tundra:
// HW3_FPMUL_754SP
module HW3_FPMUL_754SP(Clk, Rst, St, FPmplier, FPmcand, Done, Ovf, Unf, FPproduct);
	input Clk, Rst, St;
	input [31:0] FPmplier, FPmcand;
	output reg [31:0] FPproduct;
	output reg Ovf, Unf, Done;
	wire [47:0] mult_out;
	wire [8:0] expo_out;		 
	reg [22:0] F;
	reg [8:0] E, E_biased;
	reg S;
	reg [1:0] state;
	assign mult_out = ({1'b1, FPmplier[22:0]}) * ({1'b1, FPmcand[22:0]});
	assign expo_out = (FPmplier[30:23] - 8'd127) + (FPmcand[30:23] - 8'd127);
	always @ (posedge Clk)	begin
		Done <= 1'b0;
		Ovf <= 1'b0;
		Unf <= 1'b0;
		if(Rst == 1'b1) begin
			state <= 2'b00;
		end
		else
		case(state)
			0: begin
				if(St == 1'b0)
					state <= 2'b00;
				else
					state <= 2'b01;
			end
			1: begin
				state <= 2'b10;
				S <= FPmplier[31] ^ FPmcand[31];
				if(FPmplier == 32'b0 || FPmcand == 32'b0) begin
					E <= 9'b0;
					E_biased <= 9'b0;
					F <= mult_out[45:23];
				end
				else if(mult_out[47] == 1'b1) begin
					E <= expo_out + 9'b1;
					E_biased <= expo_out + 9'd128;
					F <= mult_out[46:24];
				end
				else begin
					E <= expo_out;
					E_biased <= expo_out + 9'd127;
					F <= mult_out[45:23];
				end
			end
			2: begin
				state <= 2'b0;
  ...
For scale: ~3000 cells after synthesis, ~0.023 mm² of cells after synthesis.
Settings: LEC_CHECK=0, ABC_AREA=1, CAP_MARGIN=20, CORE_MARGIN=2, CORE_UTILIZATION=40, CTS_CLUSTER_DIAMETER=96, SLEW_MARGIN=20, TNS_END_PERCENT=30; clock period 8.6 ns.
run.sh (not shown) runs the stock make flow with config.mk's settings and CLKGATE_MAP_FILE=.
Per the final summary, tundra finished and its layout is clean on timing, DRC and antenna.
Here is what was changed in the inputs of pepper compared with tundra.
- CTS_CLUSTER_DIAMETER removed (was 96)
- TNS_END_PERCENT removed (was 30)
- ABC_AREA removed (was 1)
Findings:
- For pepper and tundra, there was not a single run that failed to finish clean.
- After detailed routing, tundra needs less wire than pepper.
- The flip-flop and latch share of the layout cell area of pepper falls short of that of tundra by 0.28 points.
- Changes observed in pepper relative to tundra: clock period minus final worst setup slack shows an increase of 0.31 ns, number of distinct library cells after synthesis saw an increase, total track usage moved up.
- Count of multi-input gates down 311 in pepper wrt tundra
- Looking at startpoint of the most critical setup path, the FPmcand[20] result is from pepper; the FPmplier[7] one comes from tundra.
> inputs changed (pepper -> juniper)
- putting CTS_CLUSTER_DIAMETER at 292 where nothing was set
- putting PLACE_DENSITY_LB_ADDON at 0.0 where nothing was set
- putting CTS_CLUSTER_SIZE at 47 where nothing was set
- putting CORE_ASPECT_RATIO at 1.04 where nothing was set
- putting SETUP_SLACK_MARGIN at -0.34 where nothing was set
==> results <==
Between juniper and pepper, the relative area of clock buffers and inverters in the final design figures differ only marginally. From pepper to juniper the numbers moved as follows: cell area after layout now smaller. pepper completed; timing, DRC and antenna clean. From the logs: juniper reached the end of the flow and failed the layout checks with negative setup slack. Looking at measured slew at the worst slew-check pin across juniper and pepper, the one that comes out lower is juniper.


HW3_FPMUL_754SP again, from the RTL that the note above started with.
Settings: LEC_CHECK=0, ABC_AREA=0, CAP_MARGIN=0, CELL_PAD_IN_SITES_DETAIL_PLACEMENT=0, CORE_ASPECT_RATIO=1.49, CORE_MARGIN=2, CORE_UTILIZATION=69, CTS_CLUSTER_DIAMETER=201, CTS_CLUSTER_SIZE=98, HOLD_SLACK_MARGIN=0.3, MAX_ROUTING_LAYER=met5, PLACE_DENSITY_LB_ADDON=0.07, SETUP_SLACK_MARGIN=-1.24, SLEW_MARGIN=15, TNS_END_PERCENT=20; clock period 12.4 ns.
==> next run, changes <==
- ABC_AREA: 0 -> 1
- CORE_ASPECT_RATIO: 1.49 -> default
- CTS_CLUSTER_DIAMETER: 201 -> 285
- CTS_CLUSTER_SIZE: 98 -> 58
- HOLD_SLACK_MARGIN: 0.3 -> default
- PLACE_DENSITY_LB_ADDON: 0.07 -> 0.09
- SETUP_SLACK_MARGIN: -1.24 -> default
After rerunning: Utilization shrinks by 0.21 points. Sequential share of layout area shrinks by 0.59 points. Worst setup slack is better by 780 ps. Area after synthesis grows by a little under a tenth. Cell area grows by a little under a tenth. Die area grows by a little under a tenth. Wire length grows by a little under a tenth. Sequential cell count is unchanged.
==> next run, changes <==
- ABC_AREA: 1 -> 0
- CORE_UTILIZATION: 69 -> 65
- PLACE_DENSITY_LB_ADDON: 0.09 -> default
- SETUP_SLACK_MARGIN: default -> 1.46
- TNS_END_PERCENT: 20 -> 5
- clock period: 12.4 -> 5.62 ns (I/O delays scaled with it)
=> This time the run finished but fails on negative setup slack; design area is higher by 14%; first-iteration DRC count is higher by about 34%; worst setup slack got worse by 5000 ps; synthesized area is lower by 7.1%; count of clock-buffer cells in the layout stays the same; register-to-register slack got worse by 7100 ps; non-clock buffer count is higher by 401; die size is lower by 1.3%; worst hold slack improved by 7.5 ps; global-route usage is higher by 4.3 points.
==> next run, changes <==
- CORE_MARGIN: 2 -> 5
- CORE_UTILIZATION: 65 -> 69
- CTS_CLUSTER_DIAMETER: 285 -> 201
- CTS_CLUSTER_SIZE: 58 -> 98
- PLACE_DENSITY_LB_ADDON: default -> 0.07
- SETUP_SLACK_MARGIN: 1.46 -> -1.12
- TNS_END_PERCENT: 5 -> 20
- clock period: 5.62 -> 12.4 ns (I/O delays scaled with it)
What happened:
- The new run passed the timing, DRC and antenna checks
- non-clock buffer count went down by 400
- die size grows slightly
- worst hold slack stays flat


Starting RTL as in the previous note.
Settings: LEC_CHECK=0, ABC_AREA=0, CAP_MARGIN=20, CORE_MARGIN=2, CORE_UTILIZATION=72, CTS_CLUSTER_DIAMETER=237, CTS_CLUSTER_SIZE=38, PLACE_DENSITY_LB_ADDON=0.2, SETUP_SLACK_MARGIN=2.3, SLEW_MARGIN=20; clock period 8.6 ns.
The starting point died in global routing (5_1_grt).
Change:
Settings changed: ABC_AREA 0 to 1, CORE_UTILIZATION 72 to 40, CTS_CLUSTER_DIAMETER 237 to 170, CTS_CLUSTER_SIZE 38 to not set, PLACE_DENSITY_LB_ADDON 0.2 to not set, SETUP_SLACK_MARGIN 2.3 to not set.
- The new run passed the timing, DRC and antenna checks
- die size goes up by well over a third
- synthesized cell count came out higher by a quarter to a third
- synthesized area came out higher by a little under a tenth
